`flow/design.v`:
```
module rgb2hsv(
        input clock,
        input reset_n,
        input in_valid,
        input [7:0] in_red,
        input [7:0] in_green,
        input [7:0] in_blue,
        input in_visual,
        input in_done,
        output out_valid,
        output [7:0] out_red,
        output [7:0] out_green,
        output [7:0] out_blue,
        output [7:0] out_hue,
        output [7:0] out_saturation,
        output [7:0] out_brightness,
        output out_visual,
        output out_done
    );
    reg valid1;
    reg [7:0] red1;
    reg [7:0] green1;
    reg [7:0] blue1;
    reg visual1;
    reg done1;
    reg [7:0] max_value1;
    reg [1:0] max_index1;
    reg [7:0] min_value1;
    reg [1:0] min_index1;
    always @(posedge clock)
    begin
        if (reset_n) begin
            valid1 <= in_valid;
            red1[7:0] <= in_red[7:0];
            green1[7:0] <= in_green[7:0];
            blue1[7:0] <= in_blue[7:0];
            visual1 <= in_visual;
            done1 <= in_done;
            if (in_red >= in_green) begin
                if (in_red >= in_blue) begin
                    max_value1[7:0] <= in_red[7:0];
                    max_index1[1:0] <= 1;
                end
                else begin
                    max_value1[7:0] <= in_blue[7:0];
                    max_index1[1:0] <= 3;
                end
            end
            else begin
                if (in_blue >= in_green) begin
                    max_value1[7:0] <= in_blue[7:0];
                    max_index1[1:0] <= 3;
                end
                else begin
                    max_value1[7:0] <= in_green[7:0];
                    max_index1[1:0] <= 2;
                end
            end
            if (in_red < in_green) begin
                if (in_red < in_blue) begin
                    min_value1[7:0] <= in_red[7:0];
                    min_index1[1:0] <= 1;
                end
                else begin
                    min_value1[7:0] <= in_blue[7:0];
                    min_index1[1:0] <= 3;
                end
            end
            else begin
                if (in_blue < in_green) begin
                    min_value1[7:0] <= in_blue[7:0];
                    min_index1[1:0] <= 3;
                end
                else begin
                    min_value1[7:0] <= in_green[7:0];
                    min_index1[1:0] <= 2;
                end
            end
        end 
        else begin
            valid1 <= 1'b0;
            red1[7:0] <= 8'b0;
            green1[7:0] <= 8'b0;
            blue1[7:0] <= 8'b0;
            visual1 <= 1'b0;
            done1 <= 1'b0;
            max_value1[7:0] <= 8'd0;
            max_index1[1:0] <= 2'd0; 
            min_value1[7:0] <= 8'd0; 
            min_index1[1:0] <= 2'd0;
        end
    end
    reg valid2;
    reg [7:0] red2;
    reg [7:0] green2;
    reg [7:0] blue2;
    reg visual2;
    reg done2;
    reg [7:0] dif2;
    reg [7:0] max_value2;
    reg [1:0] max_index2;
    reg [7:0] min_value2;
    reg [1:0] min_index2;
    always @(posedge clock)
    begin
        if (reset_n) begin
            valid2 <= valid1;
            red2[7:0] <= red1[7:0];
            green2[7:0] <= green1[7:0];
            blue2[7:0] <= blue1[7:0];
            visual2 <= visual1;
            done2 <= done1;
            dif2[7:0] <= max_value1[7:0] - min_value1[7:0];
            max_value2[7:0] <= max_value1[7:0];
            max_index2[1:0] <= max_index1[1:0];
            min_value2[7:0] <= min_value1[7:0];
            min_index2[1:0] <= min_index1[1:0];
        end 
        else begin
            valid2 <= 1'b0;
            red2[7:0] <= 8'b0;
            green2[7:0] <= 8'b0;
            blue2[7:0] <= 8'b0;
            visual2 <= 1'b0;
            done2 <= 1'b0;
            dif2[7:0] <= 8'd0;
            max_value2[7:0] <= 8'd0;
            max_index2[1:0] <= 2'd0;
            min_value2[7:0] <= 8'd0; 
            min_index2[1:0] <= 2'd0;
        end
    end
    reg valid3;
    reg [7:0] red3;
    reg [7:0] green3;
    reg [7:0] blue3;
    reg visual3;
    reg done3;
    reg [11:0] hue3;
    reg [7:0] dif3;
    reg [7:0] max_value3;
    reg [1:0] max_index3;
    reg [7:0] min_value3;
    reg [1:0] min_index3;
    always @(posedge clock)
    begin
        if (reset_n) begin
            valid3 <= valid2;
            red3[7:0] <= red2[7:0];
            green3[7:0] <= green2[7:0];
            blue3[7:0] <= blue2[7:0];
            visual3 <= visual2;
            done3 <= done2;
            dif3[7:0] <= dif2[7:0];
            max_value3[7:0] <= max_value2[7:0];
            max_index3[1:0] <= max_index2[1:0];
            min_value3[7:0] <= min_value2[7:0];
            min_index3[1:0] <= min_index2[1:0];
            if (dif2 > 0) begin
                if (max_index2 == 1) begin
                    if (green2 < blue2) begin
                        hue3[11:0] <= ((blue2 - green2) << 4);
                    end
                    else begin
                        hue3[11:0] <= ((green2 - blue2) << 4);
                    end
                end
                if (max_index2 == 2) begin
                    if (blue2 < red2) begin
                        hue3[11:0] <= ((red2 - blue2) << 4);
                    end
                    else begin
                        hue3[11:0] <= ((blue2 - red2) << 4);
                    end
                end
                if (max_index2 == 3) begin
                    if (red2 < green2) begin
                        hue3[11:0] <= ((green2 - red2) << 4);
                    end
                    else begin
                        hue3[11:0] <= ((red2 - green2) << 4);
                    end
                end
            end
            else begin
                hue3[11:0] <= 12'd0;             
            end
        end
        else begin
            valid3 <= 1'b0;
            red3[7:0] <= 8'b0;
            green3[7:0] <= 8'b0;
            blue3[7:0] <= 8'b0;
            visual3 <= 1'b0;
            done3 <= 1'b0;
            hue3[11:0] <= 12'd0;
            dif3[7:0] <= 8'd0;
            max_value3[7:0] <= 8'd0;
            max_index3[1:0] <= 2'd0;
            min_value3[7:0] <= 8'd0;
            min_index3[1:0] <= 2'd0;
        end
    end
    reg valid4;
    reg [7:0] red4;
    reg [7:0] green4;
    reg [7:0] blue4;
    reg visual4;
    reg done4;
    reg [11:0] hue4;
    reg [7:0] dif4;
    reg [7:0] max_value4;
    reg [1:0] max_index4;
    always @(posedge clock)
    begin
        if (reset_n) begin
            valid4 <= valid3;
            red4[7:0] <= red3[7:0];
            green4[7:0] <= green3[7:0];
            blue4[7:0] <= blue3[7:0];
            visual4 <= visual3;
            done4 <= done3;          
            dif4[7:0] <= dif3[7:0];
            max_value4[7:0] <= max_value3[7:0];
            max_index4 <= max_index3;
            hue4[11:0] <= (hue3 / dif3);
        end
        else begin
            valid4 <= 1'b0;
            red4[7:0] <= 8'b0;
            green4[7:0] <= 8'b0;
            blue4[7:0] <= 8'b0;
            visual4 <= 1'b0;
            done4 <= 1'b0;
            hue4[11:0] <= 12'd0;
            dif4[7:0] <= 8'd0;
            max_value4 <= 8'd0;
            max_index4[1:0] <= 2'd0;
        end
    end
    reg valid5;
    reg [7:0] red5;
    reg [7:0] green5;
    reg [7:0] blue5;
    reg visual5;
    reg done5;
    reg [11:0] hue5;
    reg [7:0] dif5;
    reg [7:0] max_value5;
    always @(posedge clock)
    begin
        if (reset_n) begin
            valid5 <= valid4;
            red5[7:0] <= red4[7:0];
            green5[7:0] <= green4[7:0];
            blue5[7:0] <= blue4[7:0];
            visual5 <= visual4;
            done5 <= done4;
            dif5[7:0] <= dif4[7:0];
            max_value5[7:0] <= max_value4[7:0];
            if (dif4 > 0) begin
                if (max_index4 == 1) begin
                    if (green4 < blue4) begin
                        hue5[11:0] <= 96 - hue4;
                    end
                    else begin
                        hue5[11:0] <= 0 + hue4;
                    end
                end
                if (max_index4 == 2) begin
                    if (blue4 < red4) begin
                        hue5[11:0] <= 32 - hue4;
                    end
                    else begin
                        hue5[11:0] <= 32 + hue4;
                    end
                end
                if (max_index4 == 3) begin
                    if (red4 < green4) begin
                        hue5[11:0] <= 64 - hue4;
                    end
                    else begin
                        hue5[11:0] <= 64 + hue4;
                    end
                end
            end
            else begin
                hue5[11:0] <= 12'd0;             
            end
        end
        else begin
            valid5 <= 1'b0;
            red5[7:0] <= 8'b0;
            green5[7:0] <= 8'b0;
            blue5[7:0] <= 8'b0;
            visual5 <= 1'b0;
            done5 <= 1'b0;
            dif5[7:0] <= 8'd0;
            max_value5[7:0] <= 8'd0;
            hue5[11:0] <= 12'd0;
        end
    end
    reg valid;
    reg [7:0] red;
    reg [7:0] green;
    reg [7:0] blue;
    reg visual;
    reg done;
    reg [18:0] hue;
    reg [7:0] saturation;
    reg [7:0] max_value;
    always @(posedge clock)
    begin
        if (reset_n) begin
            valid <= valid5;
            red[7:0] <= red5[7:0];
            green[7:0] <= green5[7:0];
            blue[7:0] <= blue5[7:0];
            visual <= visual5;
            done <= done5;
            max_value[7:0] <= max_value5[7:0];
            hue[18:0] <= (85 * hue5);
            if (max_value5 == 0) begin
                saturation[7:0] <= 8'd0;
            end
            else begin
                saturation[7:0] <= 255 * dif5 / max_value5;
            end
        end
        else begin 
            valid <= 1'b0;
            red[7:0] <= 8'b0;
            green[7:0] <= 8'b0;
            blue[7:0] <= 8'b0;
            visual <= 1'b0;
            done <= 1'b0;
            max_value[7:0] <= 8'd0;
            hue[18:0] <= 19'd0;
            saturation [7:0] <= 8'd0;
        end
    end
    assign out_valid = valid;
    assign out_red[7:0] = red[7:0];
    assign out_green[7:0] = green[7:0];  
    assign out_blue[7:0] = blue[7:0];
    assign out_hue[7:0] = hue[12:5];
    assign out_saturation[7:0] = saturation[7:0];
    assign out_brightness[7:0] = max_value[7:0];
    assign out_visual = visual;
    assign out_done = done;
endmodule
```
`flow/run.sh`:
```
#!/bin/bash
# the make line also repeats each setting of config.mk as NAME=value (left out here)
make -C /OpenROAD-flow-scripts/flow DESIGN_CONFIG=/design/flow/config.mk WORK_HOME=/design/flow/orfs CLKGATE_MAP_FILE= finish
```
`flow/config.mk`:
```
export PLATFORM = sky130hd
export DESIGN_NAME = rgb2hsv
export DESIGN_NICKNAME = rgb2hsv
export VERILOG_FILES = /design/flow/design.v
export SDC_FILE = /design/flow/constraint.sdc
export NUM_CORES = 4
export LEC_CHECK = 0
export ABC_AREA = 0
export CAP_MARGIN = 30
export CELL_PAD_IN_SITES_DETAIL_PLACEMENT = 2
export CELL_PAD_IN_SITES_GLOBAL_PLACEMENT = 3
export CORE_ASPECT_RATIO = 1.16
export CORE_MARGIN = 2
export CORE_UTILIZATION = 40
export CTS_CLUSTER_SIZE = 35
export GPL_ROUTABILITY_DRIVEN = 0
export GPL_TIMING_DRIVEN = 0
export MIN_ROUTING_LAYER = met1
export PLACE_DENSITY_LB_ADDON = 0.05
export SETUP_SLACK_MARGIN = 5.0
export SLEW_MARGIN = 20
export TNS_END_PERCENT = 5
```
`flow/constraint.sdc`:
```
create_clock -name core_clock -period 84.6 [get_ports {clock}]
set_input_delay 16.9200 -clock core_clock [delete_from_list [all_inputs] [get_ports {clock}]]
set_output_delay 16.9200 -clock core_clock [all_outputs]
set_load 0.01 [all_outputs]
```
==> results.sh, run 1 <==
# flow metrics
export IMPL_dpl_instance_area_um2=38800
export IMPL_clk_latency_ps=670
export IMPL_max_freq_ghz=0.0122
export IMPL_worst_path_buf_inv=87
export IMPL_syn_to_final_growth_pct=23.4
export IMPL_grt_usage_pct=32.7
export IMPL_synthAdderAreaFrac_pct=18.2
export IMPL_hold_buffers=0
export IMPL_tool_warnings=66
export IMPL_top_cell="ha_1"
export IMPL_yosysUniqueCellTypes=141
export IMPL_clkTransAtPathRegs_ps=80
export IMPL_regArea_um2=6130
export IMPL_synthAoiAreaFrac_pct=25.0
export IMPL_top_area_cell="dfxtp_1"
export IMPL_worst_r2r_cell_count=412
export IMPL_ios=80
export IMPL_ys_area_um2=36200
export IMPL_grt_start_max_net_pins=24
export IMPL_worstMarginPinSlew_ps=1360
export IMPL_ys_async_sr_fraction_pct=0
export IMPL_crit_start="max_value5[7]$_SDFF_PN0_"
export IMPL_startpoint_type="flop"
export IMPL_nets=5674
export IMPL_avgSynthCellArea_um2=7.75
export IMPL_vias=41234
export IMPL_drt_iter0_markers=2369
export IMPL_stdcell_area_um2=44700
export IMPL_syn_cell_area_um2=36200
export IMPL_postSynthSeqShare_pct=16.9
export IMPL_cp_slowest_cell="a2111oi_4"
export IMPL_path_class="flop to flop"
export IMPL_rsz0062_at_grt="yes"
export IMPL_synthTopLogicFamily="simple AND/OR/NAND/NOR gates"
export IMPL_maxCapViolations=0
export IMPL_io_buffer_count=79
export IMPL_r2r_setup_slack_ps=2720
export IMPL_cp_endpoint="saturation[0]$_SDFF_PP0_"
export IMPL_final_max_slew_viol_count=0
export IMPL_hold_path_class="flop to flop"
export IMPL_yosys_area_top_type_share_pct=16.9
export IMPL_grt_pass1_vias=43070
export IMPL_whs_path_depth=1
export IMPL_edf_count=0
export IMPL_hold_viol=0
export IMPL_ctsRootBufferMaster="clkbuf_16"
export IMPL_r2r_end="saturation[0]$_SDFF_PP0_"
export IMPL_crit_family="AND-OR/OR-AND gates"
export IMPL_die_h_um=328
export IMPL_period_used_pct=96.8
export IMPL_cts_made_buffers=37
export IMPL_antenna_found_initial=3
export IMPL_min_from="valid1$_SDFF_PN0_"
export IMPL_fin_util_pct=50.0
export IMPL_htree_levels=2
export IMPL_coreArea_um2=89500
export IMPL_fillCellCount=9893
export IMPL_ys_flops=306
export IMPL_routed_wl_mm=190
export IMPL_slew_headroom_pct=8.60
export IMPL_simple_gate_share_pct=26.5
export IMPL_firstDrtPassIters=5
export IMPL_min_to="valid2$_SDFF_PN0_"
export IMPL_top_cells_by_count="459 x ha_1, 455 x nor2_1, 324 x nand2_1, 306 x dfxtp_1, 272 x nor3_1"
export IMPL_viasPerCell=6.47
export IMPL_outcome="finished clean"
export IMPL_hpwl_mm=111
export IMPL_fp_row_count=118
export IMPL_cts_tree="built"
export IMPL_crit_required_ps=85050
export IMPL_grt_pass1_wl_mm=245
export IMPL_crit_fanout=10
export IMPL_fin_crit_ps=81880
export IMPL_cp_depth=412
export IMPL_skew_ps=65.5
export IMPL_wl_per_cell_um=29.8
export IMPL_xor_share_pct=4.97
export IMPL_max_stage_delay_ps=920
export IMPL_clock_sinks=306
export IMPL_ant_nets=0
export IMPL_die_x_um=283
export IMPL_overflow=0
export IMPL_clockBufferDepth=3
export IMPL_drc=0
export IMPL_fp_util_pct=40.5
export IMPL_setup_viol=0
export IMPL_area_leaders="dfxtp_1 17%, ha_1 16%, nor2_1 4.7%"
export IMPL_ff_type="dfxtp_1"
export IMPL_yosys_cells=4675
export IMPL_synth_cells=4675
export IMPL_rr_startpoint="max_value5[7]$_SDFF_PN0_"
export IMPL_yosys_warnings=1
export IMPL_worstPathArrival_ps=82330
export IMPL_critical_path_endpoint_type="flop"
export IMPL_die_area_um2=93000
export IMPL_muxShareOfSynthArea_pct=4.20
export IMPL_combGateArea_um2=30600
export IMPL_crit_top_cell="o21a_1"
-- cell type report --
type	count	share of cell area [%]
clock inverters	21	0.630
plain buffers	128	1.69
repair buffers	414	7.72
diodes	1	0.00560
inverters	268	2.26
well taps	1200	3.36
multi-input cells	3988	68.4
flip-flops and latches	306	13.7
clock buffers	43	2.19
-- timing repair --
item,in CTS,in global routing
endpoints found under the setup margin,6,3
pin swaps,57,175
resized,244,264
cloned,0,1
setup buffers,138,182
-- through the flow --
step | worst slack, ps | hold slack (ps) | cells | TNS, ps
after floorplan | 5440 | 412 | 4690 | 0
after global placement | -12950 | 412 | 5969 | -32830
after detailed placement | -14870 | 421 | 5980 | -40550
after CTS | 5040 | 436 | 6182 | 0
after global routing | 166 | 453 | 6368 | 0
final | 2720 | 436 | 6369 | 0
-- layer usage --
metal	track usage, %	vias to the layer above	routed length (um)
met1	35.1	20754	69200
met5	0	-	13
met2	62.7	1507	96700
li1	-	18104	-
met4	17.0	2	15200
met3	3.37	867	8930
==> run 2, diff against run 1 <==
Settings changed: ABC_AREA 0 to 1, CAP_MARGIN 30 to 20, CELL_PAD_IN_SITES_DETAIL_PLACEMENT 2 to default, CELL_PAD_IN_SITES_GLOBAL_PLACEMENT 3 to default, CORE_ASPECT_RATIO 1.16 to default, CORE_UTILIZATION 40 to 69, CTS_CLUSTER_DIAMETER from default to 260, CTS_CLUSTER_SIZE 35 to 98, GPL_ROUTABILITY_DRIVEN 0 to default, GPL_TIMING_DRIVEN 0 to default, MIN_ROUTING_LAYER met1 to default, PLACE_DENSITY from default to 0.84, PLACE_DENSITY_LB_ADDON 0.05 to default, SETUP_SLACK_MARGIN 5.0 to default, TNS_END_PERCENT 5 to default.
Clock period 84.6 ns to 48.1 ns, I/O delays scaled along.
==> results.sh, run 2 <==
# source this file to load flow results
export IMPL_xor_share_pct=5.34
export IMPL_ff_type="dfxtp_1"
export IMPL_synth_cells=6529
export IMPL_overflow=2303
export IMPL_fp_row_count=91
export IMPL_hpwl_mm=128
export IMPL_area_leaders="dfxtp_1 14%, ha_1 13%, nand2_1 12%"
export IMPL_ys_area_um2=43000
export IMPL_top_area_cell="dfxtp_1"
export IMPL_simple_gate_share_pct=37.9
export IMPL_die_x_um=254
export IMPL_die_area_um2=64300
export IMPL_avgSynthCellArea_um2=6.59
export IMPL_cts_made_buffers=7
export IMPL_ctsRootBufferMaster="clkbuf_16"
export IMPL_ios=80
export IMPL_grt_usage_pct=96.4
export IMPL_synthAoiAreaFrac_pct=13.6
export IMPL_top_cell="nand2_1"
export IMPL_yosysUniqueCellTypes=85
export IMPL_yosys_area_top_type_share_pct=14.2
export IMPL_lastStage="5_1_grt"
export IMPL_fp_util_pct=69.7
export IMPL_dp_cells=8783
export IMPL_muxShareOfSynthArea_pct=0.0931
export IMPL_postSynthSeqShare_pct=14.2
export IMPL_htree_levels=1
export IMPL_hold_buffers=0
export IMPL_ys_flops=306
export IMPL_first_error="[ERROR GRT-0116] Global routing finished with congestion. Check the congestion regions in the DRC Viewer."
export IMPL_synthAdderAreaFrac_pct=15.4
export IMPL_syn_cell_area_um2=43000
export IMPL_clock_sinks=306
export IMPL_outcome="did not finish"
export IMPL_yosys_warnings=1
export IMPL_io_buffer_count=79
export IMPL_clockBufferDepth=3
export IMPL_place_congestion=1.03
export IMPL_synthTopLogicFamily="simple AND/OR/NAND/NOR gates"
export IMPL_ys_async_sr_fraction_pct=0
export IMPL_top_cells_by_count="1,370 x nand2_1, 1,123 x inv_1, 459 x ha_1, 455 x nor2_1, 350 x o21ai_0"
export IMPL_die_h_um=254
export IMPL_edf_count=0
export IMPL_yosys_cells=6529
export IMPL_coreArea_um2=61700
run 2: stage by stage:
step | util (%) | instance area, um^2 | worst slack, ps
after floorplan | - | 44000 | -12350
after global placement | 90.2 | 55600 | -5540
after detailed placement | 90.2 | 55600 | -11820
after CTS | 96.0 | 59300 | -7900
run 2: what timing repair did:
item,in CTS
setup endpoints to repair,7
pin swaps,256
hold endpoints to repair,0
gates cloned,5
buffers inserted,321
gates resized,252
run 2: layer usage:
metal | GRT overflow | GRT usage (%)
met5 | 8 | 74.6
met4 | 587 | 103
met3 | 76 | 85.6
met2 | 1552 | 111
met1 | 80 | 90.7
==> run 3, diff against run 2 <==
Settings changed: ABC_AREA 1 to default, CAP_MARGIN 20 to 0, CORE_ASPECT_RATIO from default to 0.5, CORE_UTILIZATION 69 to 65, CTS_CLUSTER_DIAMETER 260 to default, CTS_CLUSTER_SIZE 98 to default, PLACE_DENSITY 0.84 to default.
Clock period 48.1 ns to 80.0 ns, I/O delays scaled along.
==> results.sh, run 3 <==
# flow metrics
export IMPL_crit_start="max_value5[6]$_SDFF_PN0_"
export IMPL_drc=0
export IMPL_ff_type="dfxtp_1"
export IMPL_avgSynthCellArea_um2=7.75
export IMPL_ys_flops=306
export IMPL_fin_util_pct=72.1
export IMPL_synthTopLogicFamily="simple AND/OR/NAND/NOR gates"
export IMPL_area_leaders="dfxtp_1 17%, ha_1 16%, nor2_1 4.7%"
export IMPL_outcome="finished clean"
export IMPL_worst_path_buf_inv=19
export IMPL_crit_fanout=19
export IMPL_simple_gate_share_pct=26.5
export IMPL_ctsRootBufferMaster="clkbuf_16"
export IMPL_fp_util_pct=65.5
export IMPL_ys_area_um2=36200
export IMPL_ant_nets=0
export IMPL_grt_pass1_wl_mm=167
export IMPL_yosys_area_top_type_share_pct=16.9
export IMPL_coreArea_um2=55300
export IMPL_routed_wl_mm=104
export IMPL_max_freq_ghz=0.0133
export IMPL_place_congestion=0.972
export IMPL_crit_required_ps=80460
export IMPL_hold_viol=0
export IMPL_startpoint_type="flop"
export IMPL_final_max_slew_viol_count=0
export IMPL_grt_pass1_vias=33633
export IMPL_fp_row_count=61
export IMPL_r2r_end="saturation[0]$_SDFF_PP0_"
export IMPL_worstPathArrival_ps=75770
export IMPL_clkTransAtPathRegs_ps=90
export IMPL_overflow=0
export IMPL_maxCapViolations=0
export IMPL_slew_headroom_pct=32.4
export IMPL_fin_ws_ps=4690
export IMPL_critical_path_endpoint_type="flop"
export IMPL_r2r_setup_slack_ps=4690
export IMPL_viasPerCell=6.46
export IMPL_grt_usage_pct=34.8
export IMPL_tns_ps=0
export IMPL_firstDrtPassIters=9
export IMPL_clock_sinks=306
export IMPL_synthAdderAreaFrac_pct=18.2
export IMPL_tool_warnings=67
export IMPL_skew_ps=31.3
export IMPL_period_used_pct=94.1
export IMPL_nets=5312
export IMPL_cp_depth=378
export IMPL_synthAoiAreaFrac_pct=25.0
export IMPL_grt_start_max_net_pins=66
export IMPL_top_area_cell="dfxtp_1"
export IMPL_clk_latency_ps=610
export IMPL_antenna_found_initial=4
export IMPL_crit_family="AND-OR/OR-AND gates"
export IMPL_cts_tree="built"
export IMPL_whs_path_depth=1
export IMPL_fin_crit_ps=75310
export IMPL_max_stage_delay_ps=640
export IMPL_muxShareOfSynthArea_pct=4.20
export IMPL_die_area_um2=57800
export IMPL_regArea_um2=6130
export IMPL_syn_to_final_growth_pct=10.1
export IMPL_instances_no_fill=5560
export IMPL_io_buffer_count=79
export IMPL_yosysUniqueCellTypes=141
export IMPL_dp_cells=5458
export IMPL_hold_buffers=0
export IMPL_top_cells_by_count="459 x ha_1, 455 x nor2_1, 324 x nand2_1, 306 x dfxtp_1, 272 x nor3_1"
export IMPL_xor_share_pct=4.97
export IMPL_post_place_ws_ps=-2610
export IMPL_synth_cells=4675
export IMPL_combGateArea_um2=29200
export IMPL_setup_viol=0
export IMPL_die_x_um=338
export IMPL_hold_path_class="flop to flop"
export IMPL_hpwl_mm=80.3
export IMPL_cts_made_buffers=28
export IMPL_die_h_um=171
export IMPL_min_to="red2[1]$_SDFF_PN0_"
export IMPL_worstMarginPinSlew_ps=1010
export IMPL_wl_per_cell_um=18.8
export IMPL_vias=35930
export IMPL_edf_count=0
export IMPL_rr_startpoint="max_value5[6]$_SDFF_PN0_"
export IMPL_cp_slowest_cell="or4_4"
export IMPL_worst_r2r_cell_count=378
export IMPL_clockBufferDepth=3
export IMPL_ios=80
export IMPL_yosys_warnings=1
export IMPL_min_from="red1[1]$_SDFF_PN0_"
export IMPL_postSynthSeqShare_pct=16.9
export IMPL_syn_cell_area_um2=36200
export IMPL_fillCellCount=4519
export IMPL_crit_top_cell="o21a_1"
export IMPL_htree_levels=1
export IMPL_yosys_cells=4675
export IMPL_cp_endpoint="saturation[0]$_SDFF_PP0_"
export IMPL_top_cell="ha_1"
export IMPL_ys_async_sr_fraction_pct=0
export IMPL_path_class="flop to flop"
export IMPL_drt_iter0_markers=3068
-- run 3: per-layer routing --
metal	GRT usage [%]	up-vias	share of wire [%]
li1	-	17409	-
met1	43.7	16915	43
met2	60.4	1306	47
met3	5.64	296	7.0
met4	12.2	4	3.5
met5	0	-	0.026
-- run 3: layout make-up --
cell class              instances  area share, %
flip-flops and latches        306           15.4
well taps                     756           2.37
inverters                     268           2.53
diodes                          2         0.0125
multi-input cells            3988           73.3
clock inverters                19          0.489
repair buffers                189           4.07
clock buffers                  32           1.84
-- run 3: what timing repair did --
action,4_1_cts,5_1_grt
setup endpoints to repair,2,3
gates resized,18,115
pin swaps,4,26
cloned,0,0
buffers inserted,10,39
-- run 3: metrics by stage --
stage | cell area, um^2 | hold slack, ps
floorplan | 36300 | 412
global placement | 38000 | 412
detailed placement | 38000 | 418
CTS | 39100 | 429
global route | 39900 | 446
finish | 39900 | 427
==> run 4, diff against run 3 <==
Settings changed: ABC_AREA from default to 0, CAP_MARGIN 0 to 30, CELL_PAD_IN_SITES_GLOBAL_PLACEMENT from default to 3, CORE_ASPECT_RATIO 0.5 to 1.73, CORE_UTILIZATION 65 to 33, CTS_CLUSTER_DIAMETER from default to 51, GPL_ROUTABILITY_DRIVEN from default to 0, GPL_TIMING_DRIVEN from default to 0, MAX_ROUTING_LAYER from default to met4, PLACE_DENSITY_LB_ADDON from default to 0.12, SLEW_MARGIN 20 to 35.
Clock period 80.0 ns to 65.4 ns, I/O delays scaled along.
==> results.sh, run 4 <==
# flow metrics
export IMPL_critical_path_endpoint_type="flop"
export IMPL_ios=80
export IMPL_synth_cells=4675
export IMPL_die_area_um2=113000
export IMPL_firstDrtPassIters=5
export IMPL_period_used_pct=110
export IMPL_top_area_cell="dfxtp_1"
export IMPL_worstMarginPinSlew_ps=963
export IMPL_ys_flops=306
export IMPL_r2r_setup_slack_ps=-6620
export IMPL_synthTopLogicFamily="simple AND/OR/NAND/NOR gates"
export IMPL_outcome="failed layout checks"
export IMPL_area_leaders="dfxtp_1 17%, ha_1 16%, nor2_1 4.7%"
export IMPL_antenna_found_initial=2
export IMPL_xor_share_pct=4.97
export IMPL_clkTransAtPathRegs_ps=60
export IMPL_whs_path_depth=1
export IMPL_setup_viol=3
export IMPL_clockBufferDepth=3
export IMPL_instances_no_fill=6826
export IMPL_top_cell="ha_1"
export IMPL_max_stage_delay_ps=630
export IMPL_drc=0
export IMPL_synthAdderAreaFrac_pct=18.2
export IMPL_hold_path_class="flop to flop"
export IMPL_yosys_area_top_type_share_pct=16.9
export IMPL_r2r_end="saturation[0]$_SDFF_PP0_"
export IMPL_fp_util_pct=33.4
export IMPL_grt_pass1_wl_mm=207
export IMPL_wl_per_cell_um=19.8
export IMPL_worstPathArrival_ps=72390
export IMPL_grt_usage_pct=23.9
export IMPL_ant_nets=0
export IMPL_nets=5878
export IMPL_tool_warnings=68
export IMPL_skew_ps=62.9
export IMPL_clk_latency_ps=620
export IMPL_die_x_um=256
export IMPL_final_max_slew_viol_count=0
export IMPL_io_buffer_count=79
export IMPL_maxCapViolations=0
export IMPL_crit_start="max_value5[0]$_SDFF_PN0_"
export IMPL_fp_row_count=159
export IMPL_top_cells_by_count="459 x ha_1, 455 x nor2_1, 324 x nand2_1, 306 x dfxtp_1, 272 x nor3_1"
export IMPL_routed_wl_mm=135
export IMPL_crit_required_ps=65770
export IMPL_yosysUniqueCellTypes=141
export IMPL_ctsRootBufferMaster="clkbuf_16"
export IMPL_hold_viol=0
export IMPL_grt_start_max_net_pins=30
export IMPL_path_class="flop to flop"
export IMPL_syn_cell_area_um2=36200
export IMPL_clock_sinks=306
export IMPL_rr_startpoint="max_value5[0]$_SDFF_PN0_"
export IMPL_die_h_um=440
export IMPL_rsz0062_at_grt="yes"
export IMPL_viasPerCell=5.42
export IMPL_dp_cells=6223
export IMPL_fin_ws_ps=-6620
export IMPL_hpwl_mm=105
export IMPL_cp_endpoint="saturation[0]$_SDFF_PP0_"
export IMPL_grt_pass1_vias=37478
export IMPL_startpoint_type="flop"
export IMPL_coreArea_um2=109000
export IMPL_cts_made_buffers=37
export IMPL_simple_gate_share_pct=26.5
export IMPL_edf_count=0
export IMPL_yosys_warnings=1
export IMPL_hold_buffers=0
export IMPL_slew_headroom_pct=35.3
export IMPL_avgSynthCellArea_um2=7.75
export IMPL_synthAoiAreaFrac_pct=25.0
export IMPL_overflow=0
export IMPL_htree_levels=2
export IMPL_vias=37003
export IMPL_cp_slowest_cell="or4_4"
export IMPL_max_freq_ghz=0.0139
export IMPL_syn_to_final_growth_pct=30.6
export IMPL_so_violations="setup timing"
export IMPL_crit_family="AND-OR/OR-AND gates"
export IMPL_min_to="max_value4[4]$_SDFF_PN0_"
export IMPL_ys_async_sr_fraction_pct=0
export IMPL_ff_type="dfxtp_1"
export IMPL_cts_tree="built"
export IMPL_worst_path_buf_inv=80
export IMPL_min_from="max_value3[4]$_SDFF_PN0_"
export IMPL_ys_area_um2=36200
export IMPL_postSynthSeqShare_pct=16.9
export IMPL_fin_crit_ps=72020
export IMPL_crit_top_cell="o21a_1"
export IMPL_worst_r2r_cell_count=406
export IMPL_muxShareOfSynthArea_pct=4.20
export IMPL_tns_ps=-12580
export IMPL_drt_iter0_markers=1491
export IMPL_crit_fanout=8
export IMPL_cp_depth=406
export IMPL_yosys_cells=4675
==> run 4: area by class of cell <==
| class | instances | area, um^2 |
|---|---|---|
| Fill cell | 11324 | 61300 |
| Multi-Input combinational cell | 3988 | 31100 |
| Sequential cell | 306 | 6140 |
| Timing Repair Buffer | 625 | 5110 |
| Tap cell | 1449 | 1810 |
| Inverter | 268 | 1030 |
| Clock buffer | 47 | 1020 |
| Buffer | 121 | 764 |
| Clock inverter | 21 | 315 |
| Antenna cell | 1 | 2.50 |
==> run 4: repair_timing <==
item | 4_1_cts | 5_1_grt
gates cloned | 1 | 3
setup buffers | 413 | 124
gates resized | 208 | 147
pin swaps | 213 | 284
endpoints found under the setup margin | 7 | 5
==> run 4: per-stage QoR <==
step | area, um^2 | utilization (%) | worst slack (ps) | hold WS, ps
2_1_floorplan | 37300 | - | -5190 | 412
3_3_place_gp | 39900 | 36.8 | -19540 | 414
3_5_place_dp | 40100 | 36.9 | -19000 | 417
4_1_cts | 45600 | 42.0 | -7450 | 397
5_1_grt | 47300 | 43.6 | -10090 | 433
6_report | 47300 | 43.6 | -6620 | 394
==> run 4: layer usage <==
layer	GRT usage [%]	vias up	wire length, um
met2	50.0	572	78200
li1	-	18548	-
met3	1.59	299	2510
met5	-	-	0
met4	11.0	0	7170
met1	21.5	17584	47100
==> run 5, diff against run 4 <==
Settings changed: ABC_AREA 0 to default, CAP_MARGIN 30 to 20, CELL_PAD_IN_SITES_GLOBAL_PLACEMENT 3 to default, CORE_ASPECT_RATIO 1.73 to default, CORE_UTILIZATION 33 to 58, CTS_CLUSTER_DIAMETER 51 to default, GPL_ROUTABILITY_DRIVEN 0 to default, GPL_TIMING_DRIVEN 0 to default, MAX_ROUTING_LAYER met4 to default, PLACE_DENSITY_LB_ADDON 0.12 to default, SLEW_MARGIN 35 to 20.
Clock period 65.4 ns to 52.9 ns, I/O delays scaled along.
==> results.sh, run 5 <==
# flow metrics
export IMPL_grt_usage_pct=37.3
export IMPL_top_cells_by_count="459 x ha_1, 455 x nor2_1, 324 x nand2_1, 306 x dfxtp_1, 272 x nor3_1"
export IMPL_grt_pass1_wl_mm=199
export IMPL_ant_nets=0
export IMPL_whs_path_depth=1
export IMPL_top_cell="ha_1"
export IMPL_min_to="green[1]$_SDFF_PN0_"
export IMPL_syn_cell_area_um2=36200
export IMPL_overflow=0
export IMPL_muxShareOfSynthArea_pct=4.20
export IMPL_coreArea_um2=61700
export IMPL_num_antenna_cells=0
export IMPL_syn_to_final_growth_pct=44.9
export IMPL_cp_endpoint="saturation[0]$_SDFF_PP0_"
export IMPL_synthAdderAreaFrac_pct=18.2
export IMPL_worstPathArrival_ps=69420
export IMPL_yosys_area_top_type_share_pct=16.9
export IMPL_cp_slowest_cell="or4_4"
export IMPL_final_max_slew_viol_count=0
export IMPL_post_place_ws_ps=-14160
export IMPL_hold_viol=0
export IMPL_drc=0
export IMPL_slew_headroom_pct=36.5
export IMPL_critical_path_endpoint_type="flop"
export IMPL_clkTransAtPathRegs_ps=70
export IMPL_rsz0062_at_grt="yes"
export IMPL_crit_required_ps=53320
export IMPL_ios=80
export IMPL_die_area_um2=64500
export IMPL_crit_fanout=7
export IMPL_area_leaders="dfxtp_1 17%, ha_1 16%, nor2_1 4.7%"
export IMPL_startpoint_type="flop"
export IMPL_dpl_instance_area_um2=48100
export IMPL_die_x_um=254
export IMPL_clock_sinks=306
export IMPL_fp_util_pct=58.7
export IMPL_clk_latency_ps=590
export IMPL_fin_util_pct=85.0
export IMPL_maxCapViolations=0
export IMPL_max_stage_delay_ps=580
export IMPL_stdcell_area_um2=52500
export IMPL_cp_depth=385
export IMPL_skew_ps=57.3
export IMPL_wl_per_cell_um=18.3
export IMPL_yosysUniqueCellTypes=141
export IMPL_htree_levels=2
export IMPL_tool_warnings=72
export IMPL_synthAoiAreaFrac_pct=25.0
export IMPL_r2r_setup_slack_ps=-16100
export IMPL_cts_made_buffers=34
export IMPL_edf_count=0
export IMPL_ys_area_um2=36200
export IMPL_antenna_found_initial=1
export IMPL_hold_path_class="flop to flop"
export IMPL_worstMarginPinSlew_ps=948
export IMPL_hold_slack_ps=389
export IMPL_ys_async_sr_fraction_pct=0
export IMPL_fillCellCount=3794
export IMPL_fin_crit_ps=69000
export IMPL_so_violations="setup timing"
export IMPL_yosys_cells=4675
export IMPL_die_h_um=254
export IMPL_grt_start_max_net_pins=121
export IMPL_hpwl_mm=91.8
export IMPL_routed_wl_mm=130
export IMPL_worst_path_buf_inv=33
export IMPL_worst_r2r_cell_count=385
export IMPL_clockBufferDepth=3
export IMPL_grt_pass1_vias=41074
export IMPL_xor_share_pct=4.97
export IMPL_crit_family="AND-OR/OR-AND gates"
export IMPL_r2r_end="saturation[0]$_SDFF_PP0_"
export IMPL_synthTopLogicFamily="simple AND/OR/NAND/NOR gates"
export IMPL_vias=42430
export IMPL_path_class="flop to flop"
export IMPL_cts_tree="built"
export IMPL_postSynthSeqShare_pct=16.9
export IMPL_nets=6753
export IMPL_viasPerCell=5.99
export IMPL_crit_start="max_value5[5]$_SDFF_PN0_"
export IMPL_synth_cells=4675
export IMPL_avgSynthCellArea_um2=7.75
export IMPL_min_from="green5[1]$_SDFF_PN0_"
export IMPL_max_freq_ghz=0.0145
export IMPL_crit_top_cell="o21a_1"
export IMPL_io_buffer_count=79
export IMPL_fin_ws_ps=-16100
export IMPL_ff_type="dfxtp_1"
export IMPL_top_area_cell="dfxtp_1"
export IMPL_period_used_pct=130
export IMPL_place_congestion=0.973
export IMPL_rr_startpoint="max_value5[5]$_SDFF_PN0_"
export IMPL_setup_viol=7
export IMPL_yosys_warnings=1
export IMPL_ctsRootBufferMaster="clkbuf_16"
export IMPL_ys_flops=306
export IMPL_fp_row_count=91
export IMPL_firstDrtPassIters=6
export IMPL_drt_iter0_markers=3067
export IMPL_simple_gate_share_pct=26.5
export IMPL_outcome="failed layout checks"
==> run 5: through the flow <==
stage | instances | TNS, ps
after floorplan | 4690 | -72060
after global placement | 6754 | -39280
after detailed placement | 6754 | -51630
after CTS | 6975 | -42210
after global routing | 7084 | -80400
final | 7084 | -61890
==> run 5: area by class of cell <==
| class | instances | area (um^2) | area share, % |
|---|---|---|---|
| Sequential cell | 306 | 6130 | 11.7 |
| Timing Repair Buffer | 1624 | 12500 | 23.8 |
| Inverter | 268 | 1010 | 1.93 |
| Clock buffer | 39 | 900 | 1.71 |
| Clock inverter | 22 | 400 | 0.763 |
| Multi-Input combinational cell | 3988 | 30500 | 58.1 |
| Tap cell | 837 | 1050 | 2.00 |
==> run 5: per-layer routing <==
metal	share of wire [%]	GRT usage (%)	up-vias
li1	-	-	20326
met1	41	45.4	19924
met2	47	64.5	1655
met3	6.8	5.35	523
met4	5.4	18.0	2
met5	0.010	0	-
==> run 5: repair_timing <==
action,CTS,global route
endpoints found under the setup margin,6,8
hold buffers,0,0
resized,73,138
pin swaps,84,109
buffers inserted,160,109
hold endpoints to repair,0,0
==> run 6, diff against run 5 <==
Settings changed: CAP_MARGIN 20 to 15, CELL_PAD_IN_SITES_GLOBAL_PLACEMENT from default to 3, CORE_MARGIN 2 to 8, CORE_UTILIZATION 58 to 51, CTS_CLUSTER_DIAMETER from default to 107, CTS_CLUSTER_SIZE from default to 14, GPL_ROUTABILITY_DRIVEN from default to 0, GPL_TIMING_DRIVEN from default to 0, SETUP_SLACK_MARGIN from default to 5.0, SLEW_MARGIN 20 to 35.
Clock period 52.9 ns to 49.5 ns, I/O delays scaled along.
==> results.sh, run 6 <==
# source this file to load flow results
export IMPL_edf_count=0
export IMPL_postSynthSeqShare_pct=16.9
export IMPL_ys_area_um2=36200
export IMPL_yosys_warnings=1
export IMPL_fp_row_count=97
export IMPL_first_error="[ERROR GPL-0301] Utilization 114.301 % exceeds 100%."
export IMPL_ys_flops=306
export IMPL_area_leaders="dfxtp_1 17%, ha_1 16%, nor2_1 4.7%"
export IMPL_yosys_cells=4675
export IMPL_top_cells_by_count="459 x ha_1, 455 x nor2_1, 324 x nand2_1, 306 x dfxtp_1, 272 x nor3_1"
export IMPL_synthAoiAreaFrac_pct=25.0
export IMPL_synth_cells=4675
export IMPL_die_h_um=283
export IMPL_top_area_cell="dfxtp_1"
export IMPL_avgSynthCellArea_um2=7.75
export IMPL_synthTopLogicFamily="simple AND/OR/NAND/NOR gates"
export IMPL_yosysUniqueCellTypes=141
export IMPL_coreArea_um2=70100
export IMPL_outcome="did not finish"
export IMPL_lastStage="3_1_place_gp_skip_io"
export IMPL_die_area_um2=79800
export IMPL_yosys_area_top_type_share_pct=16.9
export IMPL_simple_gate_share_pct=26.5
export IMPL_xor_share_pct=4.97
export IMPL_fp_util_pct=51.6
export IMPL_syn_cell_area_um2=36200
export IMPL_ff_type="dfxtp_1"
export IMPL_top_cell="ha_1"
export IMPL_die_x_um=283
export IMPL_ys_async_sr_fraction_pct=0
export IMPL_synthAdderAreaFrac_pct=18.2
export IMPL_muxShareOfSynthArea_pct=4.20
==> run 7, diff against run 6 <==
Settings changed: ABC_AREA from default to 0, CAP_MARGIN 15 to 0, CELL_PAD_IN_SITES_DETAIL_PLACEMENT from default to 0, CELL_PAD_IN_SITES_GLOBAL_PLACEMENT 3 to default, CORE_MARGIN 8 to 2, CORE_UTILIZATION 51 to 18, CTS_CLUSTER_DIAMETER 107 to default, CTS_CLUSTER_SIZE 14 to default, GPL_ROUTABILITY_DRIVEN 0 to default, GPL_TIMING_DRIVEN 0 to default, HOLD_SLACK_MARGIN from default to 0.29, PLACE_DENSITY from default to 0.77, SETUP_SLACK_MARGIN 5.0 to default, TNS_END_PERCENT from default to 25.
Clock period 49.5 ns to 50.6 ns, I/O delays scaled along.
==> results.sh, run 7 <==
# flow metrics
export IMPL_outcome="failed layout checks"
export IMPL_so_violations="setup timing"
export IMPL_ys_area_um2=36200
export IMPL_hold_viol=0
export IMPL_grt_pass1_wl_mm=193
export IMPL_rr_startpoint="max_value5[6]$_SDFF_PN0_"
export IMPL_path_class="flop to flop"
export IMPL_area_leaders="dfxtp_1 17%, ha_1 16%, nor2_1 4.7%"
export IMPL_nets=6559
export IMPL_ctsRootBufferMaster="clkbuf_16"
export IMPL_worst_r2r_cell_count=379
export IMPL_crit_fanout=8
export IMPL_wl_per_cell_um=13.7
export IMPL_avgSynthCellArea_um2=7.75
export IMPL_ant_nets=0
export IMPL_r2r_setup_slack_ps=-16120
export IMPL_worstMarginPinSlew_ps=940
export IMPL_hpwl_mm=94.0
export IMPL_num_antenna_cells=0
export IMPL_ys_async_sr_fraction_pct=0
export IMPL_worst_path_buf_inv=33
export IMPL_edf_count=0
export IMPL_crit_start="max_value5[6]$_SDFF_PN0_"
export IMPL_clock_sinks=306
export IMPL_cp_slowest_cell="or4_4"
export IMPL_final_max_slew_viol_count=0
export IMPL_drc=0
export IMPL_drt_iter0_markers=2551
export IMPL_synthTopLogicFamily="simple AND/OR/NAND/NOR gates"
export IMPL_whs_path_depth=1
export IMPL_coreArea_um2=200000
export IMPL_slew_headroom_pct=37.3
export IMPL_syn_to_final_growth_pct=45.8
export IMPL_max_freq_ghz=0.0150
export IMPL_io_buffer_count=79
export IMPL_grt_start_max_net_pins=122
export IMPL_cp_depth=379
export IMPL_ios=80
export IMPL_min_from="red5[1]$_SDFF_PN0_"
export IMPL_muxShareOfSynthArea_pct=4.20
export IMPL_synthAoiAreaFrac_pct=25.0
export IMPL_cts_tree="built"
export IMPL_min_to="red[1]$_SDFF_PN0_"
export IMPL_ys_flops=306
export IMPL_startpoint_type="flop"
export IMPL_simple_gate_share_pct=26.5
export IMPL_period_used_pct=132
export IMPL_fp_util_pct=18.1
export IMPL_xor_share_pct=4.97
export IMPL_top_cells_by_count="459 x ha_1, 455 x nor2_1, 324 x nand2_1, 306 x dfxtp_1, 272 x nor3_1"
export IMPL_post_place_ws_ps=-16560
export IMPL_clk_latency_ps=600
export IMPL_top_area_cell="dfxtp_1"
export IMPL_yosys_cells=4675
export IMPL_clkTransAtPathRegs_ps=60
export IMPL_clockBufferDepth=3
export IMPL_rsz0062_at_grt="yes"
export IMPL_grt_usage_pct=11.2
export IMPL_crit_top_cell="o21a_1"
export IMPL_die_h_um=453
export IMPL_viasPerCell=4.55
export IMPL_cts_made_buffers=37
export IMPL_top_cell="ha_1"
export IMPL_stdcell_area_um2=52800
export IMPL_syn_cell_area_um2=36200
export IMPL_firstDrtPassIters=5
export IMPL_maxCapViolations=0
export IMPL_place_congestion=0.914
export IMPL_yosys_warnings=1
export IMPL_overflow=0
export IMPL_worstPathArrival_ps=67170
export IMPL_critical_path_endpoint_type="flop"
export IMPL_routed_wl_mm=120
export IMPL_fin_crit_ps=66720
export IMPL_ff_type="dfxtp_1"
export IMPL_r2r_end="saturation[0]$_SDFF_PP0_"
export IMPL_cp_endpoint="saturation[0]$_SDFF_PP0_"
export IMPL_htree_levels=2
export IMPL_skew_ps=44.6
export IMPL_max_stage_delay_ps=590
export IMPL_antenna_found_initial=4
export IMPL_crit_required_ps=51050
export IMPL_synthAdderAreaFrac_pct=18.2
export IMPL_dpl_instance_area_um2=50000
export IMPL_hold_path_class="flop to flop"
export IMPL_yosys_area_top_type_share_pct=16.9
export IMPL_tool_warnings=70
export IMPL_yosysUniqueCellTypes=141
export IMPL_setup_viol=7
export IMPL_fin_ws_ps=-16120
export IMPL_die_x_um=453
export IMPL_postSynthSeqShare_pct=16.9
export IMPL_fp_row_count=164
export IMPL_grt_pass1_vias=39028
export IMPL_die_area_um2=205000
export IMPL_vias=39617
export IMPL_crit_family="AND-OR/OR-AND gates"
export IMPL_synth_cells=4675
[run 7: per-layer routing]
layer  share of wire [%]  global-route usage [%]  routed length, um
met3                 4.1                    1.23               4940
met4                 2.7                    3.29               3200
met2                  49                    20.0              58100
met1                  45                    14.0              53300
met5               0.013                       0                 16
[run 7: repair_timing]
action | 4_1_cts | 5_1_grt
hold buffers | 0 | 0
resized | 48 | 104
gates cloned | 0 | 0
pin swaps | 50 | 122
buffers inserted | 65 | 45
setup endpoints to repair | 7 | 8
[run 7: metrics by stage]
step / utilization, % / hold slack (ps) / setup TNS [ps] / std cells
final: 26.4 / 392 / -65110 / 8710
after global routing: 26.4 / 433 / -91350 / 8710
after CTS: 26.0 / 385 / -62890 / 8665
after detailed placement: 25.0 / 417 / -68770 / 8535
after global placement: 25.0 / 413 / -55960 / 8535
after floorplan: - / 412 / -90630 / 4690
[run 7: final cells by class]
class / instances / area [um^2]
Clock buffer: 44 / 992
Clock inverter: 21 / 290
Fill cell: 21201 / 147000
Inverter: 268 / 1010
Multi-Input combinational cell: 3988 / 30100
Sequential cell: 306 / 6130
Tap cell: 2656 / 3320
Timing Repair Buffer: 1427 / 11000
==> run 8, diff against run 7 <==
Settings changed: ABC_AREA 0 to 1, CAP_MARGIN 0 to 20, CELL_PAD_IN_SITES_DETAIL_PLACEMENT 0 to default, CORE_UTILIZATION 18 to 68, CTS_CLUSTER_SIZE from default to 32, HOLD_SLACK_MARGIN 0.29 to default, PLACE_DENSITY 0.77 to default, SETUP_SLACK_MARGIN from default to -2.0, SLEW_MARGIN 35 to 20, TNS_END_PERCENT 25 to default.
Clock period 50.6 ns to 66.2 ns, I/O delays scaled along.
==> results.sh, run 8 <==
# flow metrics
export IMPL_muxShareOfSynthArea_pct=0.0931
export IMPL_min_to="done$_SDFF_PN0_"
export IMPL_instances_no_fill=7606
export IMPL_io_buffer_count=79
export IMPL_outcome="finished clean"
export IMPL_grt_busiest_layer="met2"
export IMPL_yosys_cells=6529
export IMPL_final_max_slew_viol_count=0
export IMPL_crit_top_cell="inv_1"
export IMPL_ys_async_sr_fraction_pct=0
export IMPL_hold_viol=0
export IMPL_cp_slowest_cell="fa_2"
export IMPL_whs_path_depth=2
export IMPL_die_h_um=255
export IMPL_drt_iter0_markers=2710
export IMPL_stdcell_area_um2=47000
export IMPL_antenna_found_initial=1
export IMPL_routed_wl_mm=111
export IMPL_worst_path_buf_inv=92
export IMPL_yosys_warnings=1
export IMPL_wl_per_cell_um=14.6
export IMPL_regArea_um2=6130
export IMPL_worst_r2r_cell_count=450
export IMPL_synthTopLogicFamily="simple AND/OR/NAND/NOR gates"
export IMPL_simple_gate_share_pct=37.9
export IMPL_setup_viol=0
export IMPL_path_class="flop to flop"
export IMPL_worstPathArrival_ps=63910
export IMPL_cp_endpoint="saturation[0]$_SDFF_PP0_"
export IMPL_top_area_cell="dfxtp_1"
export IMPL_max_freq_ghz=0.0158
export IMPL_syn_cell_area_um2=43000
export IMPL_met3_usage_pct=2.98
export IMPL_avgSynthCellArea_um2=6.59
export IMPL_top_cells_by_count="1,370 x nand2_1, 1,123 x inv_1, 459 x ha_1, 455 x nor2_1, 350 x o21ai_0"
export IMPL_crit_required_ps=66640
export IMPL_area_leaders="dfxtp_1 14%, ha_1 13%, nand2_1 12%"
export IMPL_firstDrtPassIters=6
export IMPL_ys_area_um2=43000
export IMPL_hold_buffers=0
export IMPL_max_stage_delay_ps=620
export IMPL_r2r_setup_slack_ps=2730
export IMPL_rr_startpoint="dif5[7]$_SDFF_PN0_"
export IMPL_fin_crit_ps=63470
export IMPL_fp_util_pct=68.4
export IMPL_crit_start="dif5[7]$_SDFF_PN0_"
export IMPL_grt_usage_pct=32.5
export IMPL_top_cell="nand2_1"
export IMPL_coreArea_um2=62900
export IMPL_yosysUniqueCellTypes=85
export IMPL_xor_share_pct=5.34
export IMPL_min_from="done5$_SDFF_PN0_"
export IMPL_fp_row_count=92
export IMPL_slew_headroom_pct=32.7
export IMPL_critical_path_endpoint_type="flop"
export IMPL_dpl_instance_area_um2=44600
export IMPL_r2r_end="saturation[0]$_SDFF_PP0_"
export IMPL_nets=7264
export IMPL_ios=80
export IMPL_clockBufferDepth=3
export IMPL_ctsRootBufferMaster="clkbuf_16"
export IMPL_synth_cells=6529
export IMPL_crit_fanout=13
export IMPL_crit_family="AND-OR/OR-AND gates"
export IMPL_postSynthSeqShare_pct=14.2
export IMPL_grt_met1_usage_pct=38.7
export IMPL_startpoint_type="flop"
export IMPL_syn_to_final_growth_pct=9.26
export IMPL_synthAoiAreaFrac_pct=13.6
export IMPL_skew_ps=34.7
export IMPL_tool_warnings=73
export IMPL_clk_latency_ps=580
export IMPL_yosys_area_top_type_share_pct=14.2
export IMPL_fillCellCount=5263
export IMPL_use_met2_pct=59.8
export IMPL_edf_count=0
export IMPL_hold_path_class="flop to flop"
export IMPL_ant_nets=0
export IMPL_ff_type="dfxtp_1"
export IMPL_hpwl_mm=86.6
export IMPL_cp_depth=450
export IMPL_drc=0
export IMPL_place_congestion=0.957
export IMPL_clkTransAtPathRegs_ps=80
export IMPL_worstMarginPinSlew_ps=1010
export IMPL_ys_flops=306
export IMPL_overflow=0
export IMPL_htree_levels=2
export IMPL_die_area_um2=65300
export IMPL_cts_tree="built"
export IMPL_clock_sinks=306
export IMPL_viasPerCell=5.47
export IMPL_cts_made_buffers=35
export IMPL_synthAdderAreaFrac_pct=15.4
export IMPL_fin_util_pct=74.8
export IMPL_dp_cells=7441
export IMPL_die_x_um=255
export IMPL_period_used_pct=95.9
export IMPL_maxCapViolations=0
export IMPL_grt_pass1_vias=39072
export IMPL_grt_pass1_wl_mm=181
export IMPL_vias=41631
export IMPL_combGateArea_um2=31500
export IMPL_grt_start_max_net_pins=152
-- run 8: layout make-up --
class                   count  share of cell area (%)
multi-input cells        4888                    67.1
flip-flops and latches    306                    13.0
inverters                1248                    10.4
repair buffers            253                    4.52
well taps                 846                    2.25
clock buffers              45                    2.07
clock inverters            18                   0.607
repair inverters            1                  0.0106
diodes                      1                 0.00532
-- run 8: per-layer routing --
metal | share of wire, % | vias up
met3 | 4.3 | 311
li1 | - | 21351
met5 | 0 | -
met4 | 3.9 | 0
met2 | 50 | 1082
met1 | 42 | 18887
-- run 8: what timing repair did --
item                                    4_1_cts  5_1_grt
setup buffers                                 0       96
gates resized                                 0      117
endpoints found under the setup margin        0        3
-- run 8: metrics by stage --
step	hold slack (ps)	setup slack, ps	TNS (ps)
floorplan	390	132	0
global placement	392	894	0
detailed placement	396	-1640	-1740
CTS	405	-1940	-2360
global route	425	-2950	-4390
finish	404	2730	0
==> run 9, diff against run 8 <==
Settings changed: CAP_MARGIN 20 to 15, CORE_UTILIZATION 68 to 72, CTS_CLUSTER_DIAMETER from default to 340, CTS_CLUSTER_SIZE 32 to 22, SETUP_SLACK_MARGIN -2.0 to default.
Clock period 66.2 ns to 50.2 ns, I/O delays scaled along.
==> results.sh, run 9 <==
# source this file to load flow results
export IMPL_outcome="did not finish"
export IMPL_lastStage="4_1_cts"
export IMPL_first_error="[ERROR DPL-0038] Utilization greater than 100%, impossible to legalize"
export IMPL_syn_cell_area_um2=43000
export IMPL_ys_flops=306
export IMPL_avgSynthCellArea_um2=6.59
export IMPL_die_h_um=248
export IMPL_simple_gate_share_pct=37.9
export IMPL_hpwl_mm=133
export IMPL_edf_count=0
export IMPL_die_area_um2=61700
export IMPL_ys_area_um2=43000
export IMPL_ff_type="dfxtp_1"
export IMPL_ys_async_sr_fraction_pct=0
export IMPL_die_x_um=248
export IMPL_yosys_cells=6529
export IMPL_dpl_instance_area_um2=55500
export IMPL_synthAdderAreaFrac_pct=15.4
export IMPL_xor_share_pct=5.34
export IMPL_coreArea_um2=59000
export IMPL_ios=80
export IMPL_fp_util_pct=72.9
export IMPL_synth_cells=6529
export IMPL_top_cell="nand2_1"
export IMPL_yosys_warnings=1
export IMPL_yosys_area_top_type_share_pct=14.2
export IMPL_place_congestion=1.05
export IMPL_yosysUniqueCellTypes=85
export IMPL_muxShareOfSynthArea_pct=0.0931
export IMPL_io_buffer_count=79
export IMPL_fp_row_count=89
export IMPL_synthTopLogicFamily="simple AND/OR/NAND/NOR gates"
export IMPL_top_area_cell="dfxtp_1"
export IMPL_postSynthSeqShare_pct=14.2
export IMPL_synthAoiAreaFrac_pct=13.6
export IMPL_area_leaders="dfxtp_1 14%, ha_1 13%, nand2_1 12%"
export IMPL_top_cells_by_count="1,370 x nand2_1, 1,123 x inv_1, 459 x ha_1, 455 x nor2_1, 350 x o21ai_0"
-- run 9: stage by stage --
step                      std cells  worst slack (ps)  TNS, ps
after floorplan                6544            -10250   -31660
after detailed placement       8712            -10050   -31790
after global placement         8712             -3670    -6910
==> run 10, diff against run 9 <==
Settings changed: ABC_AREA 1 to default, CAP_MARGIN 15 to 20, CORE_UTILIZATION 72 to 58, CTS_CLUSTER_DIAMETER 340 to default, CTS_CLUSTER_SIZE 22 to default.
Clock period 50.2 ns to 42.3 ns, I/O delays scaled along.
==> results.sh, run 10 <==
# flow metrics
export IMPL_crit_top_cell="o21a_1"
export IMPL_grt_pass1_wl_mm=216
export IMPL_max_freq_ghz=0.0136
export IMPL_fp_row_count=91
export IMPL_hold_slack_ps=404
export IMPL_setup_viol=8
export IMPL_routed_wl_mm=159
export IMPL_htree_levels=2
export IMPL_wl_per_cell_um=21.7
export IMPL_die_area_um2=64500
export IMPL_yosys_area_top_type_share_pct=16.9
export IMPL_whs_path_depth=1
export IMPL_syn_to_final_growth_pct=49.9
export IMPL_die_h_um=254
export IMPL_cts_tree="built"
export IMPL_antenna_found_initial=11
export IMPL_hold_buffers=0
export IMPL_simple_gate_share_pct=26.5
export IMPL_grt_pass1_vias=44201
export IMPL_vias=47285
export IMPL_yosys_cells=4675
export IMPL_worstPathArrival_ps=74070
export IMPL_top_cell="ha_1"
export IMPL_edf_count=0
export IMPL_cp_depth=385
export IMPL_yosysUniqueCellTypes=141
export IMPL_r2r_setup_slack_ps=-31330
export IMPL_slew_headroom_pct=-43.4
export IMPL_overflow=0
export IMPL_crit_fanout=10
export IMPL_so_violations="capacitance limit, slew limit, setup timing"
export IMPL_period_used_pct=174
export IMPL_cp_endpoint="saturation[0]$_SDFF_PP0_"
export IMPL_synthAdderAreaFrac_pct=18.2
export IMPL_area_leaders="dfxtp_1 17%, ha_1 16%, nor2_1 4.7%"
export IMPL_crit_family="AND-OR/OR-AND gates"
export IMPL_drc=0
export IMPL_ios=80
export IMPL_dpl_instance_area_um2=48800
export IMPL_clockBufferDepth=3
export IMPL_cts_made_buffers=35
export IMPL_path_class="flop to flop"
export IMPL_r2r_end="saturation[0]$_SDFF_PP0_"
export IMPL_crit_start="max_value5[6]$_SDFF_PN0_"
export IMPL_critical_path_endpoint_type="flop"
export IMPL_firstDrtPassIters=14
export IMPL_worst_r2r_cell_count=385
export IMPL_die_x_um=254
export IMPL_min_to="max_value5[6]$_SDFF_PN0_"
export IMPL_io_buffer_count=79
export IMPL_coreArea_um2=61700
export IMPL_tool_warnings=73
export IMPL_worstMarginPinSlew_ps=2130
export IMPL_ff_type="dfxtp_1"
export IMPL_fin_crit_ps=73630
export IMPL_synthAoiAreaFrac_pct=25.0
export IMPL_ys_area_um2=36200
export IMPL_grt_start_max_net_pins=146
export IMPL_syn_cell_area_um2=36200
export IMPL_rsz0062_at_grt="yes"
export IMPL_maxCapViolations=2
export IMPL_hpwl_mm=93.5
export IMPL_muxShareOfSynthArea_pct=4.20
export IMPL_grt_usage_pct=40.6
export IMPL_fin_ws_ps=-31330
export IMPL_avgSynthCellArea_um2=7.75
export IMPL_skew_ps=65.9
export IMPL_cp_slowest_cell="nor4_4"
export IMPL_top_area_cell="dfxtp_1"
export IMPL_stdcell_area_um2=54300
export IMPL_yosys_warnings=1
export IMPL_drt_iter0_markers=5996
export IMPL_final_max_slew_viol_count=5
export IMPL_min_from="max_value4[6]$_SDFF_PN0_"
export IMPL_ys_flops=306
export IMPL_worst_path_buf_inv=58
export IMPL_postSynthSeqShare_pct=16.9
export IMPL_top_cells_by_count="459 x ha_1, 455 x nor2_1, 324 x nand2_1, 306 x dfxtp_1, 272 x nor3_1"
export IMPL_post_place_ws_ps=-24180
export IMPL_synth_cells=4675
export IMPL_max_stage_delay_ps=920
export IMPL_hold_path_class="flop to flop"
export IMPL_outcome="failed layout checks"
export IMPL_ys_async_sr_fraction_pct=0
export IMPL_clk_latency_ps=610
export IMPL_clkTransAtPathRegs_ps=80
export IMPL_viasPerCell=6.46
export IMPL_fp_util_pct=58.7
export IMPL_ctsRootBufferMaster="clkbuf_16"
export IMPL_rr_startpoint="max_value5[6]$_SDFF_PN0_"
export IMPL_synthTopLogicFamily="simple AND/OR/NAND/NOR gates"
export IMPL_place_congestion=0.973
export IMPL_xor_share_pct=4.97
export IMPL_crit_required_ps=42740
export IMPL_nets=6980
export IMPL_hold_viol=0
export IMPL_clock_sinks=306
export IMPL_ant_nets=0
export IMPL_startpoint_type="flop"
run 10: cell type report:
cell class	instances	area [um^2]
Multi-Input combinational cell	3988	30800
Timing Repair Buffer	1850	14200
Fill cell	3255	7400
Sequential cell	306	6130
Tap cell	837	1050
Inverter	268	1010
Clock buffer	44	950
Clock inverter	20	191
Antenna cell	11	27.5
run 10: metal layers:
metal | up-vias | global-route usage (%) | routed length, um
li1 | 20786 | - | -
met1 | 21645 | 47.5 | 56100
met2 | 3283 | 70.2 | 69300
met3 | 1559 | 7.62 | 18900
met4 | 12 | 21.6 | 14400
met5 | - | 0 | 281
run 10: through the flow:
stage / util, % / instances / setup TNS, ps
floorplan: - / 4690 / -155860
global placement: 79.0 / 6843 / -114320
detailed placement: 79.0 / 6843 / -128860
CTS: 85.3 / 7197 / -116000
global route: 88.0 / 7316 / -207290
finish: 88.0 / 7324 / -185690
run 10: timing repair:
action	in CTS	in global routing
cloned	0	0
hold endpoints to repair	0	0
setup buffers	290	118
gates resized	110	144
endpoints found under the setup margin	8	8
pin swaps	123	143
